## enduro_video
module enduro_video(iRST_n,
                    iVGA_CLK,
                    show_cars,
                    car_user_x,
                    car2_x,
                    car2_y,
                    car3_x,
                    car3_y,
                    oBLANK_n,
                    oHS,
                    oVS,
                    b_data,
                    g_data,
                    r_data);
Size: ~3,400 cells after synthesis, about 53 flip-flops, about 80 I/O pins.
==> flow/config.mk <==
export PLATFORM = sky130hd
export DESIGN_NAME = enduro_video
export DESIGN_NICKNAME = enduro_video
export VERILOG_FILES = /design/flow/design.v
export SDC_FILE = /design/flow/constraint.sdc
export NUM_CORES = 4
export LEC_CHECK = 0
export CAP_MARGIN = 20
export CORE_MARGIN = 2
export CORE_UTILIZATION = 28
export CTS_CLUSTER_DIAMETER = 398
export CTS_CLUSTER_SIZE = 98
export SLEW_MARGIN = 20
==> flow/constraint.sdc <==
create_clock -name core_clock -period 15.0 [get_ports {iVGA_CLK}]
set_input_delay 3.0000 -clock core_clock [delete_from_list [all_inputs] [get_ports {iVGA_CLK}]]
set_output_delay 3.0000 -clock core_clock [all_outputs]
set_load 0.01 [all_outputs]
run.sh (not shown) runs the stock make flow with config.mk's settings and CLKGATE_MAP_FILE=.
The first run finished with timing, DRC and antenna clean.
Change:
Settings changed: ABC_AREA set to 0, CORE_UTILIZATION 28 to 26, CTS_CLUSTER_DIAMETER 398 to 296, CTS_CLUSTER_SIZE 98 to 100, HOLD_SLACK_MARGIN set to 0.23, PLACE_DENSITY set to 0.83.
The changed run completed with no timing, DRC or antenna violations; register-to-register slack loses 0.07 ns; first-iteration DRC count went up by about a fifth; final area went up slightly; via count went up by a few percent; synthesized area is unchanged; worst setup slack loses 0.074 ns; synthesized cell count stays the same; critical path depth went up by 2; sequential share of layout area barely changes.

Starting RTL as in the previous note.
Settings: LEC_CHECK=0, ABC_AREA=1, CAP_MARGIN=20, CORE_MARGIN=2, CORE_UTILIZATION=72, CTS_CLUSTER_DIAMETER=103, CTS_CLUSTER_SIZE=37, PLACE_DENSITY_LB_ADDON=0.26, SLEW_MARGIN=20; clock period 7.62 ns.
The starting point finished with timing, DRC and antenna clean.
==> next run, changes <==
ABC_AREA = unset   (was 1)
CTS_CLUSTER_DIAMETER = 273   (was 103)
CTS_CLUSTER_SIZE = 98   (was 37)
PLACE_DENSITY_LB_ADDON = unset   (was 0.26)
clock period = 15.0 ns   (was 7.62 ns; I/O delays follow)
Outcome:
- synthesized area came out higher by about 6%
- sequential cell count stays the same
- combinational power came out lower by 48%
- count of clock-buffer cells in the layout does not change
- fmax came out lower by about 18%
- sequential share of layout area came out lower by 0.18 points
- sequential power came out lower by about 50%
- non-clock buffer count came out lower by 10
- setup slack improves by 5.8 ns
- cell area came out higher by 4.0%
==> next run, changes <==
ABC_AREA = 0   (was unset)
CORE_UTILIZATION = 65   (was 72)
CTS_CLUSTER_DIAMETER = 285   (was 273)
CTS_CLUSTER_SIZE = 100   (was 98)
HOLD_SLACK_MARGIN = 0.23   (was unset)
PLACE_DENSITY = 0.38   (was unset)
Outcome: Final area is about the same. Fmax barely changes. Critical path depth drops by 7. Area after synthesis stays the same. Sequential share of layout area stays flat.
==> next run, changes <==
ABC_AREA = unset   (was 0)
CAP_MARGIN = 0   (was 20)
CORE_UTILIZATION = 40   (was 65)
CTS_CLUSTER_DIAMETER = unset   (was 285)
CTS_CLUSTER_SIZE = unset   (was 100)
PLACE_DENSITY = unset   (was 0.38)
Result: Combinational power decreases by about 0.9%; wire length increases by 0.91%; hold slack improved by 0.0067 ns.
==> next run, changes <==
ABC_AREA = 0   (was unset)
CAP_MARGIN = 20   (was 0)
CORE_UTILIZATION = 58   (was 40)
CTS_CLUSTER_DIAMETER = 285   (was unset)
CTS_CLUSTER_SIZE = 100   (was unset)
PLACE_DENSITY = 0.83   (was unset)
TNS_END_PERCENT = 15   (was unset)
First-iteration DRC count is higher by well over a third.
Via count goes up by a few percent.
Design area went down slightly.

enduro_video again, from the RTL that the note above started with.
Settings: LEC_CHECK=0, CAP_MARGIN=20, CORE_MARGIN=2, CORE_UTILIZATION=72, CTS_CLUSTER_DIAMETER=396, CTS_CLUSTER_SIZE=99, PLACE_DENSITY=0.42, SETUP_SLACK_MARGIN=0.28, SLEW_MARGIN=20; clock period 7.18 ns.
Next try:
Settings changed: CAP_MARGIN 20 to 5, CTS_CLUSTER_DIAMETER 396 to unset, CTS_CLUSTER_SIZE 99 to unset, PLACE_DENSITY 0.42 to unset, SETUP_SLACK_MARGIN 0.28 to unset, SLEW_MARGIN 20 to 40.
Clock period 7.18 ns to 5.72 ns, I/O delays scaled along.
This time the run reached the layout checks and failed them: setup timing. Clock-buffer cell count stays the same. Fmax grows slightly. Core utilization went up by 8.1 points.
Next try:
Settings changed: CAP_MARGIN 5 to 20, CORE_UTILIZATION 72 to 69, CTS_CLUSTER_SIZE set to 99, SLEW_MARGIN 40 to 20.
Clock period 5.72 ns to 13.3 ns, I/O delays scaled along.
After rerunning:
- The new run produced a clean layout
- clock-buffer cell count does not change
- final area shrinks by 14%
- synthesized cell count is unchanged
- worst setup slack improves by 5.9 ns
- flip-flop count is unchanged
Next try:
Settings changed: CORE_UTILIZATION 69 to 49, CTS_CLUSTER_SIZE 99 to unset.
Clock period 13.3 ns to 8.67 ns, I/O delays scaled along.
After rerunning: Fmax is higher by 5.6%. Count of clock-buffer cells in the layout is unchanged. Core utilization goes down by 20 points.
No activity file was given, so power comes from the tool's default toggle rates.
